File: flow/run.sh
#!/bin/bash
# the make line also repeats each setting of config.mk as NAME=value (left out here)
make -C /OpenROAD-flow-scripts/flow DESIGN_CONFIG=/design/flow/config.mk WORK_HOME=/design/flow/orfs CLKGATE_MAP_FILE= finish
File: flow/config.mk
export PLATFORM = sky130hd
export DESIGN_NAME = CONV
export DESIGN_NICKNAME = CONV
export VERILOG_FILES = /design/flow/design.v
export SDC_FILE = /design/flow/constraint.sdc
export NUM_CORES = 4
export LEC_CHECK = 0
export ABC_AREA = 0
export CAP_MARGIN = 20
export CELL_PAD_IN_SITES_DETAIL_PLACEMENT = 0
export CELL_PAD_IN_SITES_GLOBAL_PLACEMENT = 3
export CORE_MARGIN = 9
export CORE_UTILIZATION = 24
export CTS_CLUSTER_SIZE = 35
export GPL_TIMING_DRIVEN = 0
export PLACE_DENSITY_LB_ADDON = 0.2
export SETUP_SLACK_MARGIN = 2.38
export SLEW_MARGIN = 10
export TNS_END_PERCENT = 80
File: flow/constraint.sdc
create_clock -name core_clock -period 13.9 [get_ports {clk}]
set_input_delay 2.7800 -clock core_clock [delete_from_list [all_inputs] [get_ports {clk}]]
set_output_delay 2.7800 -clock core_clock [all_outputs]
set_load 0.01 [all_outputs]
File: flow/design.v
`timescale 1ns/10ps
module  CONV(
	input				clk,
	input				reset,
	output logic		busy,	
	input				ready,	
	output logic [13:0]	iaddr,
	input  		 [7:0]	idata,	
	output logic		ioe,
	output logic		wen_L0,
	output logic		oe_L0,
	output logic [13:0]	addr_L0,
	output logic [11:0] w_data_L0,
	input  		 [11:0] r_data_L0,
	output logic 		wen_L1,
	output logic		oe_L1,
	output logic [11:0]	addr_L1,
	output logic [11:0]	w_data_L1,
	input  		 [11:0]	r_data_L1,
	output logic		oe_weight,
	output logic [15:0]	addr_weight,
	input  logic signed  [7:0]  r_data_weight,
	output logic		wen_L2,
	output logic [3:0]	addr_L2,
	output logic [31:0]	w_data_L2
	);
reg [1:0] fully_flag;
reg[3:0] i0,i4,i5,i6;
reg [3:0] state,next_state;
reg [11:0] data [0:8];
reg [15:0] zero_index,addr_index0,addr_index1,addr_index2,addr_index3,addr_index4,L0_index;
reg signed [31:0] data_fully;
parameter INIT=4'd0,ADDR1=4'd1,WAIT1=4'd2,DATA_i0=4'd3,LAYER0=4'd4,ADDR2=4'd5,LAYER1=4'd6,
		  LAYER1_1=4'd7,ADDR3=4'd8,WAIT3=4'd9,LAYER2=4'd10,LAYER2_1=4'd11,FINI=4'd12;
always @(posedge clk or posedge reset ) begin
  if(reset) state<=INIT;
  else state<=next_state;
end
always @(*) begin
	case (state)
		INIT:begin
			next_state=(ready)?ADDR1:INIT;	
		end 
		ADDR1:begin
			next_state=WAIT1;
		end
		WAIT1:begin
			next_state=(fully_flag==0)?DATA_i0:(fully_flag==1)?LAYER1:LAYER2;		   
		end
		DATA_i0:begin
			next_state=(i0>=8&&zero_index==0||i0>=7&&zero_index==127||i0>=5&&zero_index==16510||
			            i0>=4&&zero_index==16637||i0>=8&&zero_index%130==0&&zero_index!=0&&zero_index!=16510||
						i5>=7&&zero_index%130==127&&zero_index!=127&&zero_index!=16637||
						i6>=8&&zero_index>0&&zero_index<127||i4>=5&&zero_index>16510&&zero_index<16637||i4>=8)?LAYER0:ADDR1;	
		end
		LAYER0:begin
			next_state=(L0_index>=16383)?ADDR2:ADDR1;
		end
		ADDR2:begin
			next_state=WAIT1;
		end
		LAYER1:begin
			next_state=(i0>=3)?LAYER1_1:ADDR2;
		end
		LAYER1_1:begin
			next_state=(addr_index1>=4095)?ADDR3:ADDR2;
		end
		ADDR3:begin
			next_state=WAIT1;
		end
		LAYER2:begin
			next_state=(addr_index2>=4095)?LAYER2_1:ADDR3;
		end
		LAYER2_1:begin
			next_state=(addr_index4>=9)?FINI:ADDR3;
		end
		FINI:begin
			next_state=INIT;
		end
		default: next_state=INIT;
	endcase
end
always @(posedge clk) begin
	case (state)
		INIT:begin
			zero_index<=16'h0;
			i0<=4'h4;
			i4<=4'h0;
			i5<=4'h0;
			i6<=4'h3;
			addr_index0<=0;
			addr_index1<=126;
			addr_index2<=0;
			addr_index3<=16128;
			addr_index4<=0;
			L0_index<=0;
			wen_L0<=0;
			ioe<=0;
			busy<=0;
			data_fully<=0;
			fully_flag<=0;
			wen_L1<=0;
			wen_L2<=0;
			oe_L0<=0;
			oe_L1<=0;
			oe_weight<=0;
		end 
		ADDR1:begin
			wen_L0<=0;
            ioe<=1;
			if (zero_index==0) begin
				if (i0==4) iaddr<=14'h0;
				else if (i0==5) iaddr<=14'h1; 
				else if (i0==7) iaddr<=14'h80;
				else iaddr<=14'h81;	
			end
			else if (zero_index==127) begin
				if (i0==3) iaddr<=14'h7E;
				else if (i0==4) iaddr<=14'h7F; 
				else if (i0==6) iaddr<=14'hFE;
				else iaddr<=14'hFF;	
			end
			else if (zero_index==16510) begin
				if (i0==1) iaddr<=14'h3F00;
				else if (i0==2) iaddr<=14'h3F01; 
				else if (i0==4) iaddr<=14'h3F80;
				else iaddr<=14'h3F81;		
			end
			else if (zero_index==16637) begin
				if (i0==0) iaddr<=14'h3F7E;
				else if (i0==1) iaddr<=14'h3F7F; 
				else if (i0==3) iaddr<=14'h3FFE;
				else iaddr<=14'h3FFF;		
			end
			else if (zero_index%130==0&&zero_index!=0&&zero_index!=16510) begin
				if (i0==1) iaddr<=addr_index0;
				else if (i0==2) iaddr<=addr_index0+1; 
				else if (i0==4) iaddr<=addr_index0+128;
				else if (i0==5) iaddr<=addr_index0+129;
				else if (i0==7) iaddr<=addr_index0+256;
				else iaddr<=addr_index0+257;
			end
			else if (zero_index%130==127&&zero_index!=127&&zero_index!=16637) begin
				if (i5==0) iaddr<=addr_index1;
				else if (i5==1) iaddr<=addr_index1+1; 
				else if (i5==3) iaddr<=addr_index1+128;
				else if (i5==4) iaddr<=addr_index1+129;
				else if (i5==6) iaddr<=addr_index1+256;
				else iaddr<=addr_index1+257;	
			end
			else if (zero_index>0&&zero_index<127) begin
				if (i6==3) iaddr<=addr_index2;
				else if (i6==4) iaddr<=addr_index2+1; 
				else if (i6==5) iaddr<=addr_index2+2;
				else if (i6==6) iaddr<=addr_index2+128;
				else if (i6==7) iaddr<=addr_index2+129;
				else iaddr<=addr_index2+130;	
			end
			else if (zero_index>16510&&zero_index<16637) begin
				if (i4==0) iaddr<=addr_index3;
				else if (i4==1) iaddr<=addr_index3+1; 
				else if (i4==2) iaddr<=addr_index3+2;
				else if (i4==3) iaddr<=addr_index3+128;
				else if (i4==4) iaddr<=addr_index3+129;
				else iaddr<=addr_index3+130;
			end
			else begin
				if (i4==0) iaddr<=addr_index4;
				else if (i4==1) iaddr<=addr_index4+1; 
				else if (i4==2) iaddr<=addr_index4+2;
				else if (i4==3) iaddr<=addr_index4+128;
				else if (i4==4) iaddr<=addr_index4+129;
				else if (i4==5) iaddr<=addr_index4+130;
				else if (i4==6) iaddr<=addr_index4+256;
				else if (i4==7) iaddr<=addr_index4+257;
				else iaddr<=addr_index4+258;	
			end
		end
		DATA_i0:begin
			if (zero_index==0) begin
				data[0]<=8'h0;
			    data[1]<=8'h0;
			    data[2]<=8'h0;
			    data[3]<=8'h0;
			    data[6]<=8'h0;
                data[i0]<=idata;
			    i0<=(i0==5)?i0+2:i0+1;	
			end
			else if (zero_index==127) begin
				data[0]<=8'h0;
			    data[1]<=8'h0;
			    data[2]<=8'h0;
			    data[5]<=8'h0;
			    data[8]<=8'h0;
                data[i0]<=idata;
			    i0<=(i0==4)?i0+2:i0+1;		
			end
			else if (zero_index==16510) begin
			    data[0]<=8'h0;
			    data[3]<=8'h0;
			    data[6]<=8'h0;
			    data[7]<=8'h0;
			    data[8]<=8'h0;
                data[i0]<=idata;
			    i0<=(i0==2)?i0+2:i0+1;	
			end
			else if (zero_index==16637) begin
				data[2]<=8'h0;
			    data[5]<=8'h0;
			    data[6]<=8'h0;
			    data[7]<=8'h0;
			    data[8]<=8'h0;
                data[i0]<=idata;
			    i0<=(i0==1)?i0+2:i0+1;
			end
			else if (zero_index%130==0&&zero_index!=0&&zero_index!=16510) begin
			   data[0]<=8'h0;
               data[3]<=8'h0;
               data[6]<=8'h0;
               data[i0]<=idata;
               i0<=(i0%3==2)?i0+2:i0+1;	
			end
			else if (zero_index%130==127&&zero_index!=127&&zero_index!=16637) begin
			    data[2]<=8'h0;
			    data[5]<=8'h0;
			    data[8]<=8'h0;
			    data[i5]<=idata;
			    i5<=(i5%3==1)?i5+2:i5+1;
			end
			else if (zero_index>0&&zero_index<127) begin
				data[0]<=8'h0;
                data[1]<=8'h0;
                data[2]<=8'h0;
                data[i6]<=idata;
                i6<=i6+1;
			end
			else if ((zero_index>16510&&zero_index<16637)) begin
				data[6]<=8'h0;
			    data[7]<=8'h0;
			    data[8]<=8'h0;
			    data[i4]<=idata;
			    i4<=i4+1;
			end
			else begin
				data[i4]<=idata;
			    i4<=i4+1;
			end	
		end
		LAYER0:begin
			if (i0>=8&&zero_index==0) begin
				i0<=3;
				zero_index<=zero_index+1;
			end
			else if (i0>=7&&zero_index==127) begin
				i0<=1;
				zero_index<=zero_index+3;
			end
			else if (i0>=5&&zero_index==16510) begin
				i0<=0;
				zero_index<=zero_index+1;
			end
			else if (i0>=4&&zero_index==16637) begin
				i0<=0;
				zero_index<=zero_index+1;
				addr_index0<=0;
				addr_index1<=0;
				addr_index2<=0;
				addr_index3<=0;
				addr_index4<=0;
			end
			else if (i0>=8&&zero_index%130==0&&zero_index!=0&&zero_index!=16510) begin
				i0<=0;
				zero_index<=zero_index+1;
				addr_index0<=addr_index0+128;
			end
			else if (i5>=7&&zero_index%130==127&&zero_index!=127&&zero_index!=16637) begin
				i5<=0;
				zero_index<=zero_index+3;
				addr_index1<=addr_index1+128;
			end
			else if (i6>=8&&zero_index>0&&zero_index<127) begin
				i6<=0;
				zero_index<=zero_index+1;
				addr_index2<=addr_index2+1;
			end
			else if (i4>=5&&zero_index>16510&&zero_index<16637) begin
				i4<=0;
				zero_index<=zero_index+1;
				addr_index3<=addr_index3+1;
			end
			else begin
				i4<=0;
				zero_index<=zero_index+1;
				addr_index4<=(addr_index4%128==125)?addr_index4+3:addr_index4+1;
			end
		    ioe<=0;
			wen_L0<=1;
			L0_index<=L0_index+1;
			addr_L0<=L0_index;
            w_data_L0<=($signed(-(data[0]<<1)+data[2]+data[4]+(data[5]<<1)+
                       data[6]+(data[7]<<1)-((data[8]<<1)+data[8]))>0)?$signed(-(data[0]<<1)+data[2]+data[4]+(data[5]<<1)+
                       data[6]+(data[7]<<1)-((data[8]<<1)+data[8])):0;
		end
        ADDR2:begin
			fully_flag<=1;
			wen_L0<=0;
			wen_L1<=0;
			oe_L0<=1;
			if(i0==0) addr_L0<=addr_index0;
			else if (i0==1) addr_L0<=addr_index0+1;
			else if (i0==2) addr_L0<=addr_index0+128;
            else addr_L0<=addr_index0+129;			
		end
		LAYER1:begin
			data[i0]<=r_data_L0;
			i0<=i0+1;
		end
		LAYER1_1:begin
			i0<=0;
			addr_index0<=(addr_index0%128==126)?addr_index0+130:addr_index0+2;
            wen_L1<=1;
			oe_L0<=0;
			addr_L1<=addr_index1;
			addr_index1<=addr_index1+1;
			w_data_L1<=(data[0]>=data[1]&&data[0]>=data[2]&&data[0]>=data[3])?data[0]:
			           (data[1]>=data[2]&&data[1]>=data[3]&&data[1]>=data[0])?data[1]:
					   (data[2]>=data[3]&&data[2]>=data[1]&&data[2]>=data[0])?data[2]:
					   (data[3]>=data[0]&&data[3]>=data[2]&&data[3]>=data[1])?data[3]:0;
		end
		ADDR3:begin
			fully_flag<=2;
			wen_L1<=0;
			wen_L2<=0;
			oe_L1<=1;
			oe_weight<=1;
			addr_L1<=addr_index2;
            addr_weight<=addr_index3;
		end
		LAYER2:begin
			data_fully<=$signed(r_data_L1)*r_data_weight+data_fully;
			addr_index2<=addr_index2+1;
			addr_index3<=addr_index3+1;
		end
		LAYER2_1:begin
			addr_index2<=0;
			oe_L1<=0;
			oe_weight<=0;
			wen_L2<=1;
			addr_L2<=addr_index4;
			w_data_L2<=(data_fully>0)?data_fully:data_fully>>>16;
			addr_index4<=addr_index4+1;
			data_fully<=32'b0;
		end
		FINI:begin
			busy<=1;
		end
		default; 
	endcase
end
endmodule
==> impl_metrics.json, run 1 <==
{
  "routed_wl_um": 142000,
  "slew_headroom_pct": 31.7,
  "clock_power_share_pct": 34.2,
  "p_int_mw": 2.78,
  "dominantRegCellSynth": "edfxtp_1",
  "required_ps": 14290,
  "power_leader": "clock",
  "h-tree-depth": 2,
  "crit_family": "simple AND/OR/NAND/NOR gates",
  "tightest_slew_ps": 1020,
  "ys_sh_aoi_pct": 17.7,
  "powerComb_mw": 1.33,
  "pg_seq_mw": 1.37,
  "holdPathEnd": "addr_weight[11]$_DFFE_PP_",
  "cellPowerDensity_mw_per_mm2": 91.8,
  "rr_startpoint": "zero_index[12]$_SDFFCE_PN0N_",
  "crit_type": "reg -> reg",
  "pg_clk_mw": 1.40,
  "root_buffer": "clkbuf_16",
  "drt_pass1_iterations": 5,
  "slowest_delay_ps": 560,
  "clk_pin_slew_ps": 70,
  "ys_sh_xor_pct": 5.41,
  "finalSetupViolations": 0,
  "mux_area_share_pct": 2.07,
  "core_region_area_mm2": 0.150,
  "hold_viol_final": 0,
  "grt_setup_unrepaired": "true",
  "finalMaxSlewViolations": 0,
  "numCtsBuffers": 51,
  "antenna_found_initial": 1,
  "drc": 0,
  "p_sw_share_pct": 32.3,
  "drt_iter0_drc": 1743,
  "io_pins": 167,
  "dieArea_mm2": 0.166,
  "netlist_instances": 4070,
  "top_area_cell": "edfxtp_1",
  "nets": 4883,
  "syn_area_mm2": 0.0364,
  "grt_pass1_wl_um": 214000,
  "grt_max_degree": 36,
  "clk_latency_ps": 650,
  "via_per_inst": 4.84,
  "routedWlPerCell_um": 21.9,
  "grt_usage_pct": 16.5,
  "grt_pass1_vias": 32000,
  "finClkSkew_ps": 19.5,
  "topCombFamilyByArea": "adder cells",
  "status": "no timing/DRC/antenna violations",
  "clock_sinks": 400,
  "portBuffers": 166,
  "seqPwrFrac_pct": 33.3,
  "crit_buf_inv": 12,
  "switching_power_mw": 1.32,
  "critPathMaxFanout": 8,
  "tool_warnings": 65,
  "final_cells": 6474,
  "r2r_setup_slack_ps": 1890,
  "ys_cells": 4070,
  "drtAntennaViolNets": 0,
  "cts_tree": "yes",
  "syn_avg_cell_area_um2": 8.94,
  "fp-row-count": 142,
  "finalCritPeriodShare_pct": 86.4,
  "hold_path_depth": 0,
  "cp_common_cell": "buf_6",
  "die_y_um": 407,
  "peakVddDrop_mv": 0.0937,
  "yosys_warnings": 1,
  "ys_seq_share_pct": 30.9,
  "nFillCells": 16100,
  "startpoint": "zero_index[12]$_SDFFCE_PN0N_",
  "dp_hpwl_um": 111000,
  "synthArstFlopShare_pct": 3.00,
  "gp_congestion": 0.820,
  "cp_slowest_cell": "or4b_4",
  "fmax_ghz": 0.0833,
  "synth.cellmix.simpleShare_pct": 18.8,
  "common_cells": "nor2_1 (377), inv_1 (367), edfxtp_1 (316)",
  "p_leak_nw": 17.6,
  "finalCoreUtilization_pct": 29.7,
  "hp-class": "reg -> reg",
  "vias": 31300,
  "r2r_end": "i0[0]$_DFFE_PP_",
  "p_comb_share_pct": 32.5,
  "ys_sh_adder_pct": 19.0,
  "crit_cells": 55,
  "top_cell_area_share_pct": 26.1,
  "ff2ff_path_depth": 55,
  "syn_to_final_growth_pct": 22.6,
  "edf_count": 316,
  "yosys-stat-area_mm2": 0.0364,
  "cts_buffer_depth": 3,
  "grt_overflow": 0,
  "worstSetupEndpointType": "register",
  "min_period_ps": 12010,
  "cp-endpoint": "i0[0]$_DFFE_PP_",
  "synth.distinct_cells": 117,
  "cap_violations": 0,
  "worstHoldStart": "addr_index3[11]$_DFFE_PP_",
  "cp-start-kind": "register",
  "die_width_um": 407,
  "ys_top_cells_by_area": "edfxtp_1 (26%), fa_1 (11%), ha_1 (7.5%), a21oi_1 (4.1%), dfxtp_1 (4.0%)",
  "synth_top_cell_by_count": "nor2_1",
  "cp.arrival_ps": 12400,
  "ys_ff": 400,
  "floorplan.nets": 4539,
  "fp_util_pct": 24.2,
  "numPlacedInstances": 6261
}
final cells by class:
class | instances | area, um2 | share of cell area [%]
Timing Repair Buffer | 291 | 2750 | 6.16
Clock buffer | 62 | 1380 | 3.09
Buffer | 203 | 943 | 2.11
Inverter | 373 | 1400 | 3.15
Sequential cell | 400 | 11200 | 25.2
Antenna cell | 1 | 2.50 | 0.00561
Tap cell | 2016 | 2520 | 5.65
Clock inverter | 34 | 339 | 0.760
Multi-Input combinational cell | 3094 | 24000 | 53.9
through the flow:
stage | setup slack (ps) | area [um2] | total power, mW | hold slack, ps | setup TNS [ps]
finish | 1890 | 44600 | 4.10 | 450 | 0
detailed placement | -261 | 40900 | 2.73 | 438 | -296
global route | 1360 | 44600 | 4.43 | 469 | 0
floorplan | 2400 | 36600 | 2.46 | 409 | 0
CTS | 1840 | 43900 | 4.17 | 449 | 0
global placement | -524 | 40800 | 2.74 | 439 | -3070
repair_timing:
action	4_1_cts	5_1_grt
pin swaps	69	59
buffers inserted	83	31
gates resized	134	111
endpoints found under the setup margin	259	232
hold buffers	0	0
layer usage:
layer / global-route usage [%] / wire length (um) / vias up
met2: 27.7 / 66800 / 464
met5: 0 / 13 / -
li1: - / - / 15100
met4: 2.78 / 2150 / 2
met1: 23.1 / 68500 / 15600
met3: 1.91 / 4360 / 88
==> run 2, diff against run 1 <==
- ABC_AREA: 0 -> 1
- CELL_PAD_IN_SITES_DETAIL_PLACEMENT: 0 -> not set
- CELL_PAD_IN_SITES_GLOBAL_PLACEMENT: 3 -> not set
- CORE_ASPECT_RATIO: not set -> 0.5
- CORE_MARGIN: 9 -> 2
- CORE_UTILIZATION: 24 -> 72
- CTS_CLUSTER_DIAMETER: not set -> 342
- CTS_CLUSTER_SIZE: 35 -> 99
- GPL_TIMING_DRIVEN: 0 -> not set
- PLACE_DENSITY: not set -> 0.38
- PLACE_DENSITY_LB_ADDON: 0.2 -> not set
- SETUP_SLACK_MARGIN: 2.38 -> -0.43
- SLEW_MARGIN: 10 -> 20
- TNS_END_PERCENT: 80 -> not set
- clock period: 13.9 -> 6.89 ns (I/O delays scaled with it)
==> impl_metrics.json, run 2 <==
{
  "ys_cells": 4925,
  "ys_seq_share_pct": 29.7,
  "die_width_um": 328,
  "top_area_cell": "edfxtp_1",
  "common_cells": "nand2_1 (946), inv_1 (777), nor2_1 (431)",
  "netlist_instances": 4925,
  "ys_top_cells_by_area": "edfxtp_1 (25%), fa_1 (11%), nand2_1 (9.4%), inv_1 (7.7%), ha_1 (7.2%)",
  "numPlacedInstances": 6100,
  "ys_sh_adder_pct": 18.2,
  "core_region_area_mm2": 0.0520,
  "fp_util_pct": 72.8,
  "io_pins": 167,
  "numCtsBuffers": 8,
  "fp-row-count": 59,
  "root_buffer": "clkbuf_16",
  "top_cell_area_share_pct": 25.1,
  "synthArstFlopShare_pct": 3.00,
  "floorplan.nets": 5394,
  "clock_sinks": 400,
  "dominantRegCellSynth": "edfxtp_1",
  "die_y_um": 166,
  "status": "stopped before the end",
  "edf_count": 316,
  "ys_ff": 400,
  "yosys_warnings": 1,
  "portBuffers": 166,
  "syn_area_mm2": 0.0379,
  "h-tree-depth": 1,
  "gp_congestion": 1.06,
  "topCombFamilyByArea": "simple AND/OR/NAND/NOR gates",
  "synth.cellmix.simpleShare_pct": 24.3,
  "lastStage": "global routing (5_1_grt)",
  "syn_avg_cell_area_um2": 7.69,
  "dp_hpwl_um": 98700,
  "synth_top_cell_by_count": "nand2_1",
  "mux_area_share_pct": 0.0529,
  "synth.distinct_cells": 75,
  "yosys-stat-area_mm2": 0.0379,
  "ys_sh_aoi_pct": 13.9,
  "ys_sh_xor_pct": 3.54,
  "dieArea_mm2": 0.0545,
  "cts_buffer_depth": 3
}
run 2: stage by stage:
| step | utilization [%] | TNS (ps) | instance area [um2] | total power [mW] | setup WS [ps] |
|---|---|---|---|---|---|
| after floorplan | - | -461480 | 38300 | 25.1 | -2810 |
| after CTS | 86.6 | -662340 | 45000 | 39.4 | -3180 |
| after global placement | 84.1 | -619470 | 43700 | 34.1 | -3000 |
| after detailed placement | 84.1 | -782620 | 43700 | 36.7 | -3670 |
run 2: what timing repair did:
item                                    CTS
pin swaps                               113
hold buffers                              0
cloned                                    5
endpoints found under the setup margin  268
resized                                 141
buffers inserted                         60
==> run 3, diff against run 2 <==
- ABC_AREA: 1 -> 0
- CORE_ASPECT_RATIO: 0.5 -> 0.92
- CORE_UTILIZATION: 72 -> 70
- CTS_CLUSTER_DIAMETER: 342 -> 24
- CTS_CLUSTER_SIZE: 99 -> 45
- MAX_ROUTING_LAYER: not set -> met4
- MIN_ROUTING_LAYER: not set -> met1
- PLACE_DENSITY: 0.38 -> not set
- SETUP_SLACK_MARGIN: -0.43 -> 0.75
- SLEW_MARGIN: 20 -> 5
- clock period: 6.89 -> 5.32 ns (I/O delays scaled with it)
==> impl_metrics.json, run 3 <==
{
  "status": "stopped before the end",
  "lastStage": "global routing (5_1_grt)",
  "error_line": "[ERROR GRT-0116] Global routing finished with congestion. Check the congestion regions in the DRC Viewer.",
  "floorplan.nets": 4539,
  "numPlacedInstances": 5287,
  "gp_congestion": 1.04,
  "core_region_area_mm2": 0.0516,
  "numCtsBuffers": 108,
  "grt_overflow": 193,
  "synth_top_cell_by_count": "nor2_1",
  "post-place-ws_ps": -5720,
  "yosys_warnings": 1,
  "synth.distinct_cells": 117,
  "syn_area_mm2": 0.0364,
  "placed_area_mm2": 0.0431,
  "fp_util_pct": 70.4,
  "syn_avg_cell_area_um2": 8.94,
  "ys_seq_share_pct": 30.9,
  "clock_sinks": 400,
  "synthArstFlopShare_pct": 3.00,
  "yosys-stat-area_mm2": 0.0364,
  "ys_ff": 400,
  "common_cells": "nor2_1 (377), inv_1 (367), edfxtp_1 (316)",
  "topCombFamilyByArea": "adder cells",
  "mux_area_share_pct": 2.07,
  "dp_hpwl_um": 90300,
  "top_cell_area_share_pct": 26.1,
  "edf_count": 316,
  "netlist_instances": 4070,
  "root_buffer": "clkbuf_16",
  "h-tree-depth": 3,
  "ys_sh_xor_pct": 5.41,
  "synth.cellmix.simpleShare_pct": 18.8,
  "dieArea_mm2": 0.0538,
  "grt_usage_pct": 80.6,
  "fp-row-count": 80,
  "ys_top_cells_by_area": "edfxtp_1 (26%), fa_1 (11%), ha_1 (7.5%), a21oi_1 (4.1%), dfxtp_1 (4.0%)",
  "io_pins": 167,
  "dominantRegCellSynth": "edfxtp_1",
  "ys_sh_adder_pct": 19.0,
  "die_y_um": 223,
  "die_width_um": 242,
  "portBuffers": 166,
  "cts_buffer_depth": 3,
  "ys_cells": 4070,
  "ys_sh_aoi_pct": 17.7,
  "top_area_cell": "edfxtp_1"
}
## run 3: stage by stage
step / TNS [ps] / power [mW] / utilization, %
floorplan: -1161420 / 6.69 / -
global placement: -1196730 / 8.34 / 83.4
detailed placement: -1266620 / 8.80 / 83.4
CTS: -1241890 / 16.1 / 93.3
## run 3: layer usage
metal  GRT usage [%]  overflow
met3            65.1         7
met4            77.0        79
met2            93.6       104
met1            81.0         3
met5               -         -
## run 3: timing repair
item / 4_1_cts
gates cloned: 13
pin swaps: 55
hold buffers: 0
resized: 187
setup endpoints to repair: 296
setup buffers: 48
==> run 4, diff against run 3 <==
- ABC_AREA: 0 -> not set
- CORE_ASPECT_RATIO: 0.92 -> not set
- CORE_UTILIZATION: 70 -> 57
- CTS_CLUSTER_DIAMETER: 24 -> not set
- CTS_CLUSTER_SIZE: 45 -> not set
- MAX_ROUTING_LAYER: met4 -> not set
- MIN_ROUTING_LAYER: met1 -> not set
- SETUP_SLACK_MARGIN: 0.75 -> 2.39
- SLEW_MARGIN: 5 -> 20
- clock period: 5.32 -> 9.54 ns (I/O delays scaled with it)
==> impl_metrics.json, run 4 <==
{
  "status": "finished with violations",
  "check.faults": "negative setup slack",
  "cp-endpoint": "i0[1]$_DFFE_PP_",
  "numCtsBuffers": 46,
  "dieArea_mm2": 0.0659,
  "die_width_um": 257,
  "cp_slowest_cell": "or4_4",
  "top_area_cell": "edfxtp_1",
  "cap_violations": 0,
  "worstSetupEndpointType": "register",
  "numPlacedInstances": 5311,
  "drt_pass1_iterations": 6,
  "final_cells": 5449,
  "clock_sinks": 400,
  "grt_overflow": 0,
  "comb_area_mm2": 0.0243,
  "post-place-ws_ps": -1350,
  "fp_util_pct": 57.7,
  "drt_iter0_drc": 3297,
  "seqPwrFrac_pct": 33.0,
  "common_cells": "nor2_1 (377), inv_1 (367), edfxtp_1 (316)",
  "required_ps": 9990,
  "routedWlPerCell_um": 21.0,
  "netlist_instances": 4070,
  "use_met3_pct": 4.99,
  "yosys_warnings": 1,
  "cts_buffer_depth": 3,
  "grt_setup_unrepaired": "true",
  "ys_ff": 400,
  "busiest_layer": "met2",
  "holdPathEnd": "state[5]$_DFF_PP0_",
  "io_pins": 167,
  "fin_ws_ps": -1140,
  "critPathMaxFanout": 7,
  "edf_count": 316,
  "dp_hpwl_um": 86600,
  "pg_clk_mw": 1.93,
  "grt.met1_usage_pct": 47.2,
  "root_buffer": "clkbuf_16",
  "synth_top_cell_by_count": "nor2_1",
  "crit_buf_inv": 4,
  "nFillCells": 4986,
  "top_cell_area_share_pct": 26.1,
  "die_y_um": 257,
  "tool_warnings": 68,
  "core_region_area_mm2": 0.0631,
  "r2r_end": "i0[1]$_DFFE_PP_",
  "p_int_mw": 4.09,
  "ys_top_cells_by_area": "edfxtp_1 (26%), fa_1 (11%), ha_1 (7.5%), a21oi_1 (4.1%), dfxtp_1 (4.0%)",
  "p_total_mw": 6.03,
  "slew_headroom_pct": 20.8,
  "cp.arrival_ps": 11140,
  "topCombFamilyByArea": "adder cells",
  "gp_congestion": 0.977,
  "cp-start-kind": "register",
  "h-tree-depth": 2,
  "ys_cells": 4070,
  "slowest_delay_ps": 560,
  "finalCritPeriodShare_pct": 112,
  "yosys-stat-area_mm2": 0.0364,
  "use_met2_pct": 54.2,
  "mux_area_share_pct": 2.07,
  "p_leak_nw": 19.0,
  "finalMaxSlewViolations": 0,
  "antenna_found_initial": 0,
  "grt_usage_pct": 34.3,
  "fp-row-count": 92,
  "syn_area_mm2": 0.0364,
  "r2r_setup_slack_ps": -1140,
  "vias": 32900,
  "cts_tree": "yes",
  "drtAntennaViolNets": 0,
  "ff2ff_path_depth": 47,
  "powerComb_mw": 2.12,
  "clock_power_share_pct": 31.9,
  "drc": 0,
  "grt_pass1_wl_um": 180000,
  "syn_to_final_growth_pct": 23.9,
  "clk_latency_ps": 620,
  "ys_sh_aoi_pct": 17.7,
  "finClkSkew_ps": 29.7,
  "grt_pass1_vias": 32100,
  "fmax_ghz": 0.0936,
  "crit_cells": 47,
  "finalSetupViolations": 151,
  "crit_family": "simple AND/OR/NAND/NOR gates",
  "grt_max_degree": 40,
  "cp_common_cell": "or3_4",
  "ys_sh_adder_pct": 19.0,
  "hp-class": "reg -> reg",
  "ys_sh_xor_pct": 5.41,
  "hold_viol_final": 0,
  "via_per_inst": 6.04,
  "nets": 5034,
  "synthArstFlopShare_pct": 3.00,
  "flop_area_mm2": 0.0112,
  "rr_startpoint": "zero_index[14]$_SDFFCE_PN0N_",
  "cellPowerDensity_mw_per_mm2": 134,
  "p_sw_share_pct": 32.3,
  "pg_seq_mw": 1.99,
  "peakVddDrop_mv": 0.165,
  "crit_type": "reg -> reg",
  "syn_avg_cell_area_um2": 8.94,
  "diodes": 0,
  "switching_power_mw": 1.95,
  "dominantRegCellSynth": "edfxtp_1",
  "hold_path_depth": 1,
  "whs_ps": 457,
  "floorplan.nets": 4539,
  "ys_seq_share_pct": 30.9,
  "min_period_ps": 10680,
  "worstHoldStart": "fully_flag[2]$_DFF_P_",
  "synth.distinct_cells": 117,
  "p_comb_share_pct": 35.1,
  "startpoint": "zero_index[14]$_SDFFCE_PN0N_",
  "routed_wl_um": 114000,
  "portBuffers": 166,
  "synth.cellmix.simpleShare_pct": 18.8,
  "tightest_slew_ps": 1190,
  "clk_pin_slew_ps": 60,
  "power_leader": "combinational cells"
}
==> run 4: cell type report <==
class	count	share of cell area, %
clock buffer	65	2.99
multi-input combinational	3101	53.8
inverter	373	3.11
timing repair buffer	643	12.2
clock inverter	21	0.630
tap	846	2.35
sequential	400	24.9
==> run 4: timing repair <==
item	4_1_cts	5_1_grt
setup endpoints to repair	273	275
hold buffers	0	0
gates resized	86	63
pin swaps	25	28
hold endpoints to repair	0	0
buffers inserted	27	18
gates cloned	5	2
==> run 4: metal layers <==
layer / vias up / wire length (um) / part of all wire [%]
met1: 15900 / 48500 / 42
met2: 1355 / 51900 / 45
met3: 277 / 8390 / 7.4
met5: - / 0 / 0
li1: 15400 / - / -
met4: 0 / 5360 / 4.7
==> run 4: per-stage QoR <==
step	setup TNS [ps]	utilization (%)	area [um2]
6_report	-61740	71.4	45100
5_1_grt	-168020	71.4	45100
4_1_cts	-47770	70.8	44600
3_5_place_dp	-86340	67.2	42400
3_3_place_gp	-48430	67.2	42400
2_1_floorplan	-62830	-	37200
==> run 5, diff against run 4 <==
- ABC_AREA: not set -> 1
- CAP_MARGIN: 20 -> 40
- CORE_UTILIZATION: 57 -> 72
- CTS_CLUSTER_DIAMETER: not set -> 227
- CTS_CLUSTER_SIZE: not set -> 100
- SETUP_SLACK_MARGIN: 2.39 -> -0.78
- TNS_END_PERCENT: not set -> 10
- clock period: 9.54 -> 8.26 ns (I/O delays scaled with it)
==> impl_metrics.json, run 5 <==
{
  "status": "stopped before the end",
  "lastStage": "global routing (5_1_grt)",
  "error_line": "[ERROR GRT-0232] Routing congestion too high. Check the congestion heatmap in the GUI.",
  "yosys_warnings": 1,
  "syn_area_mm2": 0.0379,
  "netlist_instances": 4925,
  "dieArea_mm2": 0.0544,
  "dominantRegCellSynth": "edfxtp_1",
  "mux_area_share_pct": 0.0529,
  "common_cells": "nand2_1 (946), inv_1 (777), nor2_1 (431)",
  "numPlacedInstances": 6119,
  "synth.distinct_cells": 75,
  "ys_top_cells_by_area": "edfxtp_1 (25%), fa_1 (11%), nand2_1 (9.4%), inv_1 (7.7%), ha_1 (7.2%)",
  "grt_usage_pct": 67.8,
  "ys_sh_adder_pct": 18.2,
  "top_area_cell": "edfxtp_1",
  "ys_seq_share_pct": 29.7,
  "root_buffer": "clkbuf_16",
  "gp_congestion": 1.06,
  "numCtsBuffers": 7,
  "yosys-stat-area_mm2": 0.0379,
  "edf_count": 316,
  "die_y_um": 233,
  "top_cell_area_share_pct": 25.1,
  "clock_sinks": 400,
  "synth.cellmix.simpleShare_pct": 24.3,
  "fp-row-count": 84,
  "core_region_area_mm2": 0.0522,
  "io_pins": 167,
  "fp_util_pct": 72.5,
  "ys_sh_aoi_pct": 13.9,
  "portBuffers": 166,
  "cts_buffer_depth": 3,
  "ys_cells": 4925,
  "h-tree-depth": 1,
  "topCombFamilyByArea": "simple AND/OR/NAND/NOR gates",
  "dp_hpwl_um": 97500,
  "grt_overflow": 67,
  "ys_sh_xor_pct": 3.54,
  "syn_avg_cell_area_um2": 7.69,
  "synth_top_cell_by_count": "nand2_1",
  "synthArstFlopShare_pct": 3.00,
  "ys_ff": 400,
  "die_width_um": 233,
  "floorplan.nets": 5394
}
run 5: through the flow:
step	hold slack [ps]	instance area (um2)	total power, mW	utilization, %	setup WS, ps
floorplan	392	38100	21.0	-	-1440
global placement	435	43700	28.6	83.7	-1550
detailed placement	423	43800	30.6	83.9	-1980
CTS	474	45200	32.5	86.6	-1610
run 5: timing repair:
item / in CTS
gates resized: 184
endpoints found under the hold margin: 0
hold buffers: 0
pin swaps: 117
gates cloned: 11
endpoints found under the setup margin: 245
setup buffers: 55
run 5: metal layers:
| layer | global-route usage, % | overflow |
|---|---|---|
| met1 | 70.4 | 6 |
| met3 | 47.5 | 2 |
| met2 | 87.8 | 28 |
| met5 | 17.6 | 0 |
| met4 | 62.5 | 31 |
==> run 6, diff against run 5 <==
- ABC_AREA: 1 -> not set
- CAP_MARGIN: 40 -> 20
- CORE_UTILIZATION: 72 -> 56
- CTS_CLUSTER_DIAMETER: 227 -> 31
- CTS_CLUSTER_SIZE: 100 -> 39
- MAX_ROUTING_LAYER: not set -> met4
- MIN_ROUTING_LAYER: not set -> met1
- PLACE_DENSITY_LB_ADDON: not set -> 0.17
- SETUP_SLACK_MARGIN: -0.78 -> 0.96
- SLEW_MARGIN: 20 -> 40
- TNS_END_PERCENT: 10 -> not set
- clock period: 8.26 -> 11.5 ns (I/O delays scaled with it)
==> impl_metrics.json, run 6 <==
{
  "slowest_delay_ps": 590,
  "grt_setup_unrepaired": "true",
  "finalCritPeriodShare_pct": 96.1,
  "core_region_area_mm2": 0.0643,
  "common_cells": "nor2_1 (377), inv_1 (367), edfxtp_1 (316)",
  "cp.arrival_ps": 11400,
  "topCombFamilyByArea": "adder cells",
  "r2r_end": "i0[0]$_DFFE_PP_",
  "crit_cells": 45,
  "p_int_mw": 4.32,
  "gp_congestion": 0.985,
  "drt_pass1_iterations": 6,
  "portBuffers": 166,
  "top_cell_area_share_pct": 26.1,
  "placed_area_mm2": 0.0393,
  "p_comb_share_pct": 26.8,
  "drt_iter0_drc": 3420,
  "clk_latency_ps": 660,
  "syn_avg_cell_area_um2": 8.94,
  "hp-class": "reg -> reg",
  "use_met2_pct": 51.0,
  "ys_top_cells_by_area": "edfxtp_1 (26%), fa_1 (11%), ha_1 (7.5%), a21oi_1 (4.1%), dfxtp_1 (4.0%)",
  "vias": 32400,
  "p_leak_nw": 18.4,
  "grt_max_degree": 49,
  "via_per_inst": 6.16,
  "io_pins": 167,
  "synth.distinct_cells": 117,
  "cellPowerDensity_mw_per_mm2": 138,
  "antenna_found_initial": 0,
  "top_area_cell": "edfxtp_1",
  "p_sw_share_pct": 29.5,
  "nFillCells": 4935,
  "synth.cellmix.simpleShare_pct": 18.8,
  "ys_sh_adder_pct": 19.0,
  "crit_buf_inv": 5,
  "ys_ff": 400,
  "use_met3_pct": 4.21,
  "die_y_um": 259,
  "hold_path_depth": 1,
  "yosys-stat-area_mm2": 0.0364,
  "final_cell_area_mm2": 0.0445,
  "pg_seq_mw": 1.66,
  "fmax_ghz": 0.0905,
  "power_leader": "clock",
  "clk_pin_slew_ps": 50,
  "ys_seq_share_pct": 30.9,
  "ys_sh_aoi_pct": 17.7,
  "synthArstFlopShare_pct": 3.00,
  "grt_pass1_vias": 31100,
  "routed_wl_um": 108000,
  "crit_family": "simple AND/OR/NAND/NOR gates",
  "grt_overflow": 0,
  "tool_warnings": 66,
  "netlist_instances": 4070,
  "fp-row-count": 93,
  "hold_viol_final": 0,
  "nets": 4806,
  "rr_startpoint": "zero_index[14]$_SDFFCE_PN0N_",
  "pg_clk_mw": 2.82,
  "drtAntennaViolNets": 0,
  "status": "no timing/DRC/antenna violations",
  "routedWlPerCell_um": 20.6,
  "syn_area_mm2": 0.0364,
  "worstHoldStart": "fully_flag[2]$_DFF_P_",
  "switching_power_mw": 1.81,
  "yosys_warnings": 1,
  "cp-endpoint": "i0[0]$_DFFE_PP_",
  "cp_slowest_cell": "or4_4",
  "finalSetupViolations": 0,
  "clock_power_share_pct": 46.1,
  "r2r_setup_slack_ps": 450,
  "min_period_ps": 11050,
  "cp_common_cell": "or3_4",
  "root_buffer": "clkbuf_16",
  "floorplan.nets": 4539,
  "synth_top_cell_by_count": "nor2_1",
  "ys_sh_xor_pct": 5.41,
  "seqPwrFrac_pct": 27.0,
  "numCtsBuffers": 95,
  "dp_hpwl_um": 76300,
  "mux_area_share_pct": 2.07,
  "holdPathEnd": "state[5]$_DFF_PP0_",
  "cp-start-kind": "register",
  "crit_type": "reg -> reg",
  "dieArea_mm2": 0.0670,
  "grt.met1_usage_pct": 42.8,
  "powerComb_mw": 1.64,
  "ff2ff_path_depth": 45,
  "slew_headroom_pct": 38.3,
  "edf_count": 316,
  "cts_tree": "yes",
  "finalMaxSlewViolations": 0,
  "die_width_um": 259,
  "ys_cells": 4070,
  "fp_util_pct": 56.5,
  "clock_sinks": 400,
  "drc": 0,
  "startpoint": "zero_index[14]$_SDFFCE_PN0N_",
  "grt_usage_pct": 32.1,
  "tightest_slew_ps": 926,
  "critPathMaxFanout": 8,
  "p_total_mw": 6.12,
  "finClkSkew_ps": 43.7,
  "required_ps": 11850,
  "cts_buffer_depth": 3,
  "h-tree-depth": 3,
  "busiest_layer": "met2",
  "cap_violations": 0,
  "diodes": 0,
  "peakVddDrop_mv": 0.153,
  "worstSetupEndpointType": "register",
  "syn_to_final_growth_pct": 22.4,
  "dominantRegCellSynth": "edfxtp_1",
  "grt_pass1_wl_um": 168000
}
[run 6: stage by stage]
stage	instances	worst slack [ps]	TNS, ps	hold WS (ps)	util, %
after detailed placement	4983	-146	-146	442	61.0
after global placement	4982	120	0	432	60.9
after CTS	5216	762	0	456	67.6
final	5270	449	0	463	69.2
after floorplan	4070	160	0	409	-
after global routing	5270	-99.1	-195	477	69.2
[run 6: repair_timing]
action	4_1_cts	5_1_grt
cloned	2	10
buffers inserted	56	44
endpoints found under the setup margin	145	165
resized	87	116
pin swaps	39	46
hold buffers	0	0
[run 6: final cells by class]
class	instances	area [um2]	share of cell area (%)
Clock buffer	113	2520	5.65
Clock inverter	62	843	1.89
Inverter	373	1400	3.15
Multi-Input combinational cell	3105	24200	54.4
Sequential cell	400	11200	25.2
Tap cell	855	1070	2.40
Timing Repair Buffer	362	3240	7.28
[run 6: routing by layer]
layer | vias up | wire length (um)
li1 | 15000 | -
met1 | 15700 | 45500
met3 | 275 | 8240
met2 | 1512 | 51200
met5 | - | 0
met4 | 0 | 3460
==> run 7, diff against run 6 <==
- CORE_UTILIZATION: 56 -> 71
- CTS_CLUSTER_DIAMETER: 31 -> 29
- CTS_CLUSTER_SIZE: 39 -> 34
- MIN_ROUTING_LAYER: met1 -> not set
- PLACE_DENSITY: not set -> 0.95
- PLACE_DENSITY_LB_ADDON: 0.17 -> not set
- SETUP_SLACK_MARGIN: 0.96 -> -0.22
- SLEW_MARGIN: 40 -> 20
- clock period: 11.5 -> 9.54 ns (I/O delays scaled with it)
==> impl_metrics.json, run 7 <==
{
  "die_width_um": 230,
  "core_region_area_mm2": 0.0504,
  "ys_sh_aoi_pct": 17.7,
  "syn_avg_cell_area_um2": 8.94,
  "synth.cellmix.simpleShare_pct": 18.8,
  "status": "stopped before the end",
  "lastStage": "global routing (5_1_grt)",
  "dieArea_mm2": 0.0531,
  "netlist_instances": 4070,
  "yosys_warnings": 1,
  "syn_area_mm2": 0.0364,
  "io_pins": 167,
  "dominantRegCellSynth": "edfxtp_1",
  "topCombFamilyByArea": "adder cells",
  "top_area_cell": "edfxtp_1",
  "fp_util_pct": 72.2,
  "grt_overflow": 38,
  "h-tree-depth": 3,
  "ys_ff": 400,
  "gp_congestion": 1.06,
  "die_y_um": 230,
  "floorplan.nets": 4539,
  "ys_sh_adder_pct": 19.0,
  "dp_hpwl_um": 86900,
  "clock_sinks": 400,
  "cts_buffer_depth": 3,
  "grt_usage_pct": 80.4,
  "common_cells": "nor2_1 (377), inv_1 (367), edfxtp_1 (316)",
  "edf_count": 316,
  "portBuffers": 166,
  "yosys-stat-area_mm2": 0.0364,
  "ys_top_cells_by_area": "edfxtp_1 (26%), fa_1 (11%), ha_1 (7.5%), a21oi_1 (4.1%), dfxtp_1 (4.0%)",
  "synthArstFlopShare_pct": 3.00,
  "fp-row-count": 82,
  "ys_seq_share_pct": 30.9,
  "numCtsBuffers": 88,
  "synth.distinct_cells": 117,
  "synth_top_cell_by_count": "nor2_1",
  "top_cell_area_share_pct": 26.1,
  "post-place-ws_ps": -1550,
  "ys_cells": 4070,
  "placed_area_mm2": 0.0418,
  "root_buffer": "clkbuf_16",
  "mux_area_share_pct": 2.07,
  "error_line": "[ERROR GRT-0116] Global routing finished with congestion. Check the congestion regions in the DRC Viewer.",
  "ys_sh_xor_pct": 5.41
}
-- run 7: repair_timing --
item,CTS
pin swaps,28
buffers inserted,42
endpoints found under the setup margin,256
hold buffers,0
resized,97
gates cloned,6
-- run 7: per-layer routing --
metal | overflow | GRT usage [%]
met1 | 2 | 79.5
met2 | 11 | 91.9
met3 | 4 | 69.3
met4 | 21 | 76.5
met5 | - | -
-- run 7: metrics by stage --
stage	total power, mW	utilization (%)	std cells
3_3_place_gp	4.06	82.9	5141
4_1_cts	7.88	90.7	5353
2_1_floorplan	3.58	-	4070
3_5_place_dp	4.39	82.9	5141
==> run 8, diff against run 7 <==
- CORE_UTILIZATION: 71 -> 70
- CTS_CLUSTER_DIAMETER: 29 -> not set
- CTS_CLUSTER_SIZE: 34 -> not set
- PLACE_DENSITY: 0.95 -> not set
- PLACE_DENSITY_LB_ADDON: not set -> 0.24
- SETUP_SLACK_MARGIN: -0.22 -> not set
- clock period: 9.54 -> 9.17 ns (I/O delays scaled with it)
==> impl_metrics.json, run 8 <==
{
  "top_cell_area_share_pct": 26.1,
  "status": "stopped before the end",
  "die_y_um": 232,
  "synthArstFlopShare_pct": 3.00,
  "ys_sh_xor_pct": 5.41,
  "ys_top_cells_by_area": "edfxtp_1 (26%), fa_1 (11%), ha_1 (7.5%), a21oi_1 (4.1%), dfxtp_1 (4.0%)",
  "dominantRegCellSynth": "edfxtp_1",
  "synth_top_cell_by_count": "nor2_1",
  "gp_congestion": 1.02,
  "clock_sinks": 400,
  "netlist_instances": 4070,
  "synth.cellmix.simpleShare_pct": 18.8,
  "common_cells": "nor2_1 (377), inv_1 (367), edfxtp_1 (316)",
  "h-tree-depth": 2,
  "syn_avg_cell_area_um2": 8.94,
  "numPlacedInstances": 5190,
  "yosys-stat-area_mm2": 0.0364,
  "cts_hold_buf": 0,
  "grt_usage_pct": 74.7,
  "top_area_cell": "edfxtp_1",
  "cts_buffer_depth": 3,
  "io_pins": 167,
  "post-place-ws_ps": -1810,
  "dp_hpwl_um": 96100,
  "numCtsBuffers": 45,
  "mux_area_share_pct": 2.07,
  "ys_seq_share_pct": 30.9,
  "yosys_warnings": 1,
  "floorplan.nets": 4539,
  "ys_cells": 4070,
  "ys_ff": 400,
  "fp_util_pct": 70.9,
  "ys_sh_aoi_pct": 17.7,
  "topCombFamilyByArea": "adder cells",
  "error_line": "[ERROR GRT-0116] Global routing finished with congestion. Check the congestion regions in the DRC Viewer.",
  "synth.distinct_cells": 117,
  "fp-row-count": 83,
  "ys_sh_adder_pct": 19.0,
  "syn_area_mm2": 0.0364,
  "lastStage": "global routing (5_1_grt)",
  "portBuffers": 166,
  "die_width_um": 232,
  "dieArea_mm2": 0.0538,
  "root_buffer": "clkbuf_16",
  "core_region_area_mm2": 0.0513,
  "grt_overflow": 36,
  "edf_count": 316
}
## run 8: per-stage QoR
| step | hold slack, ps | TNS [ps] | total power, mW | utilization, % | cell area [um2] |
|---|---|---|---|---|---|
| 4_1_cts | 470 | -144760 | 6.80 | 87.8 | 45000 |
| 3_5_place_dp | 462 | -207490 | 4.61 | 82.5 | 42300 |
| 2_1_floorplan | 409 | -146320 | 3.73 | - | 37000 |
| 3_3_place_gp | 422 | -148380 | 4.26 | 82.5 | 42300 |
## run 8: per-layer routing
| layer | global-route usage [%] | GRT overflow |
|---|---|---|
| met1 | 76.3 | 0 |
| met4 | 63.3 | 6 |
| met2 | 88.0 | 5 |
| met3 | 61.7 | 25 |
| met5 | - | - |
## run 8: what timing repair did
item                       4_1_cts
pin swaps                       53
setup endpoints to repair      264
gates cloned                    13
resized                        152
setup buffers                   35
==> run 9, diff against run 8 <==
- CAP_MARGIN: 20 -> 15
- CELL_PAD_IN_SITES_DETAIL_PLACEMENT: not set -> 2
- CELL_PAD_IN_SITES_GLOBAL_PLACEMENT: not set -> 3
- CORE_UTILIZATION: 70 -> 39
- CTS_CLUSTER_DIAMETER: not set -> 24
- CTS_CLUSTER_SIZE: not set -> 39
- GPL_TIMING_DRIVEN: not set -> 0
- MIN_ROUTING_LAYER: not set -> met1
- PLACE_DENSITY_LB_ADDON: 0.24 -> 0.28
- SETUP_SLACK_MARGIN: not set -> 0.47
- SLEW_MARGIN: 20 -> 25
- clock period: 9.17 -> 9.29 ns (I/O delays scaled with it)
==> impl_metrics.json, run 9 <==
{
  "io_pins": 167,
  "ys_cells": 4070,
  "synth.cellmix.simpleShare_pct": 18.8,
  "via_per_inst": 6.74,
  "p_int_mw": 6.65,
  "grt_max_degree": 36,
  "common_cells": "nor2_1 (377), inv_1 (367), edfxtp_1 (316)",
  "drc": 0,
  "dr_wl_met2_um": 106000,
  "final_cell_area_mm2": 0.0488,
  "clk_latency_ps": 840,
  "cp-endpoint": "i0[1]$_DFFE_PP_",
  "status": "finished with violations",
  "cp-start-kind": "register",
  "finClkSkew_ps": 82.1,
  "crit_cells": 60,
  "grt_setup_unrepaired": "true",
  "die_y_um": 309,
  "fp-row-count": 112,
  "cts_tree": "yes",
  "holdPathEnd": "addr_weight[3]$_DFFE_PP_",
  "syn_area_mm2": 0.0364,
  "yosys-stat-area_mm2": 0.0364,
  "hp-class": "reg -> reg",
  "portBuffers": 166,
  "nFillCells": 9436,
  "slowest_delay_ps": 620,
  "ys_ff": 400,
  "ys_sh_aoi_pct": 17.7,
  "cp.arrival_ps": 13630,
  "power_leader": "clock",
  "cap_violations": 0,
  "crit_family": "AND-OR/OR-AND gates",
  "finalMaxSlewViolations": 0,
  "tightest_slew_ps": 1330,
  "finalSetupViolations": 268,
  "top_cell_area_share_pct": 26.1,
  "vias": 40200,
  "routed.top_layer": "met4",
  "clock_sinks": 400,
  "ys_seq_share_pct": 30.9,
  "drtAntennaViolNets": 0,
  "powerComb_mw": 3.05,
  "slew_headroom_pct": 10.7,
  "grt_pass1_wl_um": 284000,
  "synthArstFlopShare_pct": 3.00,
  "netlist_instances": 4070,
  "drt_pass1_iterations": 6,
  "syn_to_final_growth_pct": 34.0,
  "finalCoreUtilization_pct": 52.5,
  "final_cells": 5968,
  "clk_pin_slew_ps": 60,
  "crit_buf_inv": 14,
  "numPlacedInstances": 5492,
  "gp_congestion": 0.906,
  "peakVddDrop_mv": 0.265,
  "check.faults": "negative setup slack",
  "post-place-ws_ps": -4800,
  "dr_wl_met3_um": 19300,
  "grt_overflow": 0,
  "pg_seq_mw": 2.05,
  "fin_ws_ps": -3710,
  "numCtsBuffers": 151,
  "fp_util_pct": 39.2,
  "edf_count": 316,
  "dominantRegCellSynth": "edfxtp_1",
  "crit_type": "reg -> reg",
  "core_region_area_mm2": 0.0929,
  "hold_path_depth": 0,
  "worstSetupEndpointType": "register",
  "floorplan.nets": 4539,
  "nets": 5037,
  "topCombFamilyByArea": "adder cells",
  "clock_power_share_pct": 51.6,
  "finalCritPeriodShare_pct": 140,
  "synth.distinct_cells": 117,
  "r2r_setup_slack_ps": -3710,
  "antenna_found_initial": 13,
  "routed_wl_um": 226000,
  "wl_met1_um": 78300,
  "critPathMaxFanout": 10,
  "rr_startpoint": "zero_index[12]$_SDFFCE_PN0N_",
  "dp_hpwl_um": 111000,
  "syn_avg_cell_area_um2": 8.94,
  "fmax_ghz": 0.0769,
  "drt_iter0_drc": 4327,
  "h-tree-depth": 4,
  "synth_top_cell_by_count": "nor2_1",
  "mux_area_share_pct": 2.07,
  "r2r_end": "i0[1]$_DFFE_PP_",
  "p_leak_nw": 20.0,
  "dieArea_mm2": 0.0958,
  "grt_usage_pct": 41.0,
  "pg_clk_mw": 5.43,
  "ys_sh_adder_pct": 19.0,
  "cellPowerDensity_mw_per_mm2": 216,
  "yosys_warnings": 1,
  "p_sw_share_pct": 36.8,
  "top_area_cell": "edfxtp_1",
  "tool_warnings": 66,
  "cp_common_cell": "buf_6",
  "routedWlPerCell_um": 37.9,
  "required_ps": 9920,
  "ys_top_cells_by_area": "edfxtp_1 (26%), fa_1 (11%), ha_1 (7.5%), a21oi_1 (4.1%), dfxtp_1 (4.0%)",
  "cp_slowest_cell": "or4_4",
  "min_period_ps": 13000,
  "grt_pass1_vias": 42000,
  "root_buffer": "clkbuf_16",
  "startpoint": "zero_index[12]$_SDFFCE_PN0N_",
  "ys_sh_xor_pct": 5.41,
  "seqPwrFrac_pct": 19.5,
  "p_comb_share_pct": 29.0,
  "cts_buffer_depth": 3,
  "worstHoldStart": "addr_index3[3]$_DFFE_PP_",
  "hold_viol_final": 0,
  "placed_area_mm2": 0.0403,
  "die_width_um": 309,
  "ff2ff_path_depth": 60,
  "switching_power_mw": 3.88
}
-- run 9: cell type report --
| cell class | count | area, um2 | share of cell area (%) |
|---|---|---|---|
| Antenna cell | 15 | 37.5 | 0.0770 |
| Buffer | 203 | 1110 | 2.28 |
| Clock buffer | 198 | 4070 | 8.34 |
| Clock inverter | 86 | 1080 | 2.22 |
| Inverter | 373 | 1420 | 2.92 |
| Multi-Input combinational cell | 3096 | 25100 | 51.4 |
| Sequential cell | 400 | 11200 | 23.0 |
| Tap cell | 1254 | 1570 | 3.22 |
| Timing Repair Buffer | 343 | 3190 | 6.55 |
-- run 9: routing by layer --
metal,global-route usage (%),up-vias
li1,-,15500
met1,44.4,20100
met2,68.1,3094
met3,8.10,1496
met4,27.7,0
met5,-,-
-- run 9: stage by stage --
stage                     TNS [ps]  hold slack [ps]  power, mW
after floorplan            -115720              409       3.68
after global placement     -693170              439       4.05
after detailed placement   -743370              435       4.30
after CTS                  -352270              443       9.73
after global routing       -645510              491       10.6
final                      -544660              481       10.5
-- run 9: timing repair --
action	CTS	global route
hold buffers	0	0
gates cloned	2	3
setup endpoints to repair	270	271
resized	213	201
pin swaps	71	69
setup buffers	122	50
endpoints found under the hold margin	0	0
==> run 10, diff against run 9 <==
- CAP_MARGIN: 15 -> 20
- CELL_PAD_IN_SITES_DETAIL_PLACEMENT: 2 -> not set
- CELL_PAD_IN_SITES_GLOBAL_PLACEMENT: 3 -> 2
- CORE_UTILIZATION: 39 -> 65
- CTS_CLUSTER_DIAMETER: 24 -> not set
- CTS_CLUSTER_SIZE: 39 -> not set
- GPL_TIMING_DRIVEN: 0 -> not set
- MAX_ROUTING_LAYER: met4 -> not set
- PLACE_DENSITY_LB_ADDON: 0.28 -> 0.16
- SETUP_SLACK_MARGIN: 0.47 -> 0.01
- SLEW_MARGIN: 25 -> 15
- clock period: 9.29 -> 8.29 ns (I/O delays scaled with it)
==> impl_metrics.json, run 10 <==
{
  "error_line": "[ERROR FLW-0024] Place density exceeds 1.0 (current PLACE_DENSITY_LB_ADDON =  0.16). Please check if the value of  PLACE_DENSITY_LB_ADDON is between 0 and 0.99.",
  "top_cell_area_share_pct": 26.1,
  "status": "stopped before the end",
  "ys_ff": 400,
  "yosys-stat-area_mm2": 0.0364,
  "die_width_um": 241,
  "ys_sh_xor_pct": 5.41,
  "ys_sh_adder_pct": 19.0,
  "core_region_area_mm2": 0.0552,
  "lastStage": "global placement without I/O (3_1_place_gp_skip_io)",
  "mux_area_share_pct": 2.07,
  "die_y_um": 241,
  "syn_avg_cell_area_um2": 8.94,
  "floorplan.nets": 4539,
  "yosys_warnings": 1,
  "ys_cells": 4070,
  "netlist_instances": 4070,
  "fp_util_pct": 65.9,
  "fp-row-count": 86,
  "ys_top_cells_by_area": "edfxtp_1 (26%), fa_1 (11%), ha_1 (7.5%), a21oi_1 (4.1%), dfxtp_1 (4.0%)",
  "syn_area_mm2": 0.0364,
  "topCombFamilyByArea": "adder cells",
  "edf_count": 316,
  "dominantRegCellSynth": "edfxtp_1",
  "top_area_cell": "edfxtp_1",
  "ys_seq_share_pct": 30.9,
  "synthArstFlopShare_pct": 3.00,
  "ys_sh_aoi_pct": 17.7,
  "synth.distinct_cells": 117,
  "common_cells": "nor2_1 (377), inv_1 (367), edfxtp_1 (316)",
  "synth.cellmix.simpleShare_pct": 18.8,
  "synth_top_cell_by_count": "nor2_1",
  "dieArea_mm2": 0.0579
}
==> run 11, diff against run 10 <==
- ABC_AREA: not set -> 1
- CELL_PAD_IN_SITES_GLOBAL_PLACEMENT: 2 -> not set
- CORE_UTILIZATION: 65 -> 72
- CTS_CLUSTER_DIAMETER: not set -> 245
- CTS_CLUSTER_SIZE: not set -> 61
- MAX_ROUTING_LAYER: not set -> met4
- MIN_ROUTING_LAYER: met1 -> not set
- PLACE_DENSITY_LB_ADDON: 0.16 -> 0.01
- SETUP_SLACK_MARGIN: 0.01 -> not set
- SLEW_MARGIN: 15 -> 20
- TNS_END_PERCENT: not set -> 5
- clock period: 8.29 -> 8.57 ns (I/O delays scaled with it)
==> impl_metrics.json, run 11 <==
{
  "yosys-stat-area_mm2": 0.0379,
  "lastStage": "global routing (5_1_grt)",
  "ys_ff": 400,
  "ys_sh_xor_pct": 3.54,
  "cts_buffer_depth": 3,
  "root_buffer": "clkbuf_16",
  "ys_sh_aoi_pct": 13.9,
  "mux_area_share_pct": 0.0529,
  "dieArea_mm2": 0.0544,
  "common_cells": "nand2_1 (946), inv_1 (777), nor2_1 (431)",
  "syn_avg_cell_area_um2": 7.69,
  "cts_hold_buf": 0,
  "core_region_area_mm2": 0.0522,
  "ys_sh_adder_pct": 18.2,
  "grt_usage_pct": 65.6,
  "status": "stopped before the end",
  "gp_congestion": 1.07,
  "clock_sinks": 400,
  "synth.distinct_cells": 75,
  "synth.cellmix.simpleShare_pct": 24.3,
  "yosys_warnings": 1,
  "h-tree-depth": 1,
  "grt_overflow": 7,
  "die_y_um": 233,
  "numPlacedInstances": 6083,
  "ys_seq_share_pct": 29.7,
  "floorplan.nets": 5394,
  "ys_cells": 4925,
  "fp-row-count": 84,
  "top_area_cell": "edfxtp_1",
  "edf_count": 316,
  "fp_util_pct": 72.5,
  "netlist_instances": 4925,
  "dominantRegCellSynth": "edfxtp_1",
  "portBuffers": 166,
  "die_width_um": 233,
  "syn_area_mm2": 0.0379,
  "dp_hpwl_um": 99700,
  "placed_area_mm2": 0.0436,
  "synthArstFlopShare_pct": 3.00,
  "ys_top_cells_by_area": "edfxtp_1 (25%), fa_1 (11%), nand2_1 (9.4%), inv_1 (7.7%), ha_1 (7.2%)",
  "topCombFamilyByArea": "simple AND/OR/NAND/NOR gates",
  "top_cell_area_share_pct": 25.1,
  "synth_top_cell_by_count": "nand2_1",
  "numCtsBuffers": 10,
  "error_line": "[ERROR GRT-0116] Global routing finished with congestion. Check the congestion regions in the DRC Viewer.",
  "io_pins": 167
}
run 11: routing by layer:
metal | global-route usage [%] | overflow
met2 | 85.8 | 1
met4 | 54.1 | 2
met1 | 68.0 | 0
met5 | - | -
met3 | 42.5 | 4
run 11: per-stage QoR:
stage | setup WS [ps] | util [%]
floorplan | -1130 | -
global placement | -1220 | 83.4
detailed placement | -1740 | 83.4
CTS | -1460 | 86.1
run 11: timing repair:
action / CTS
endpoints found under the hold margin: 0
cloned: 7
setup buffers: 41
gates resized: 167
pin swaps: 91
endpoints found under the setup margin: 261
==> run 12, diff against run 11 <==
- ABC_AREA: 1 -> not set
- CORE_UTILIZATION: 72 -> 39
- CTS_CLUSTER_DIAMETER: 245 -> 24
- CTS_CLUSTER_SIZE: 61 -> 39
- MIN_ROUTING_LAYER: not set -> met1
- PLACE_DENSITY_LB_ADDON: 0.01 -> 0.28
- SETUP_SLACK_MARGIN: not set -> 3.0
- SLEW_MARGIN: 20 -> 40
- TNS_END_PERCENT: 5 -> not set
- clock period: 8.57 -> 11.5 ns (I/O delays scaled with it)
==> impl_metrics.json, run 12 <==
{
  "status": "no timing/DRC/antenna violations",
  "slowest_delay_ps": 490,
  "edf_count": 316,
  "startpoint": "zero_index[14]$_SDFFCE_PN0N_",
  "netlist_instances": 4070,
  "clock_sinks": 400,
  "grt_pass1_vias": 31700,
  "cap_violations": 0,
  "cp-endpoint": "i5[1]$_SDFFCE_PN0P_",
  "h-tree-depth": 3,
  "drc": 0,
  "final_cell_area_mm2": 0.0468,
  "crit_type": "reg -> reg",
  "mux_area_share_pct": 2.07,
  "fp_util_pct": 39.2,
  "numPlacedInstances": 5393,
  "finalSetupViolations": 0,
  "ys_sh_xor_pct": 5.41,
  "clock_power_share_pct": 51.0,
  "grt_max_degree": 48,
  "root_buffer": "clkbuf_16",
  "ys_sh_aoi_pct": 17.7,
  "nets": 4883,
  "cp.arrival_ps": 11500,
  "pg_seq_mw": 1.66,
  "flop_area_mm2": 0.0112,
  "yosys_warnings": 1,
  "finalMaxSlewViolations": 0,
  "cp_slowest_cell": "or4_4",
  "hp-class": "reg -> reg",
  "slew_headroom_pct": 41.4,
  "cp-start-kind": "register",
  "r2r_setup_slack_ps": 400,
  "clk_latency_ps": 680,
  "pg_clk_mw": 3.42,
  "worstHoldStart": "fully_flag[1]$_DFF_P_",
  "comb_area_mm2": 0.0245,
  "yosys-stat-area_mm2": 0.0364,
  "required_ps": 11910,
  "r2r_end": "i5[1]$_SDFFCE_PN0P_",
  "die_width_um": 309,
  "power_leader": "clock",
  "routedWlPerCell_um": 20.0,
  "p_comb_share_pct": 24.2,
  "tightest_slew_ps": 872,
  "tool_warnings": 66,
  "min_period_ps": 11100,
  "gp_congestion": 0.945,
  "grt_overflow": 0,
  "cp_common_cell": "buf_4",
  "cellPowerDensity_mw_per_mm2": 143,
  "final_cells": 5775,
  "post-place-ws_ps": -119,
  "switching_power_mw": 1.91,
  "floorplan.nets": 4539,
  "portBuffers": 166,
  "powerComb_mw": 1.62,
  "ys_sh_adder_pct": 19.0,
  "worstSetupEndpointType": "register",
  "die_y_um": 309,
  "core_region_area_mm2": 0.0929,
  "setup_tns_ps": 0,
  "hold_path_depth": 1,
  "p_int_mw": 4.79,
  "io_pins": 167,
  "synthArstFlopShare_pct": 3.00,
  "via_per_inst": 5.64,
  "synth.cellmix.simpleShare_pct": 18.8,
  "drt_pass1_iterations": 6,
  "antenna_found_initial": 0,
  "vias": 32600,
  "fp-row-count": 112,
  "holdPathEnd": "state[5]$_DFF_PP0_",
  "crit_family": "AND-OR/OR-AND gates",
  "topCombFamilyByArea": "adder cells",
  "ff2ff_path_depth": 49,
  "cts_buffer_depth": 3,
  "drtAntennaViolNets": 0,
  "fin_ws_ps": 402,
  "finClkSkew_ps": 42.7,
  "ys_ff": 400,
  "crit_cells": 49,
  "grt_pass1_wl_um": 180000,
  "ys_cells": 4070,
  "cts_tree": "yes",
  "hold_viol_final": 0,
  "syn_area_mm2": 0.0364,
  "p_leak_nw": 19.3,
  "fmax_ghz": 0.0901,
  "syn_avg_cell_area_um2": 8.94,
  "clk_pin_slew_ps": 50,
  "syn_to_final_growth_pct": 28.5,
  "ys_seq_share_pct": 30.9,
  "peakVddDrop_mv": 0.131,
  "ys_top_cells_by_area": "edfxtp_1 (26%), fa_1 (11%), ha_1 (7.5%), a21oi_1 (4.1%), dfxtp_1 (4.0%)",
  "numCtsBuffers": 119,
  "top_area_cell": "edfxtp_1",
  "dp_hpwl_um": 82200,
  "nFillCells": 8433,
  "grt_setup_unrepaired": "true",
  "p_sw_share_pct": 28.5,
  "drt_iter0_drc": 2941,
  "synth_top_cell_by_count": "nor2_1",
  "placed_area_mm2": 0.0401,
  "seqPwrFrac_pct": 24.8,
  "top_cell_area_share_pct": 26.1,
  "critPathMaxFanout": 8,
  "routed_wl_um": 116000,
  "finalCritPeriodShare_pct": 96.5,
  "dieArea_mm2": 0.0958,
  "synth.distinct_cells": 117,
  "dominantRegCellSynth": "edfxtp_1",
  "common_cells": "nor2_1 (377), inv_1 (367), edfxtp_1 (316)",
  "rr_startpoint": "zero_index[14]$_SDFFCE_PN0N_",
  "crit_buf_inv": 9,
  "grt_usage_pct": 24.3
}
run 12: metrics by stage:
stage	utilization [%]	power (mW)	hold slack (ps)
after floorplan	-	2.97	409
after global placement	43.1	3.27	429
after detailed placement	43.1	3.31	443
after CTS	49.3	6.75	448
after global routing	50.3	7.10	453
final	50.3	6.70	452
run 12: timing repair:
item	CTS	global route
pin swaps	73	71
endpoints found under the setup margin	270	273
cloned	14	3
endpoints found under the hold margin	0	0
hold buffers	0	0
gates resized	121	122
setup buffers	90	46
run 12: routing by layer:
metal / share of wire, % / track usage [%] / vias up
met2: 47 / 38.3 / 1199
met3: 6.4 / 3.40 / 239
met5: 0 / - / -
met1: 44 / 32.3 / 15900
met4: 3.2 / 7.65 / 0
li1: - / - / 15200
run 12: area by class of cell:
type / count / share of cell area [%]
sequential: 400 / 24.0
tap: 1254 / 3.36
inverter: 373 / 3.00
timing repair buffer: 413 / 8.09
antenna: 3 / 0.0161
clock inverter: 89 / 2.35
clock buffer: 136 / 6.68
multi-input combinational: 3107 / 52.5
Power is estimated from default activity; no workload was simulated.
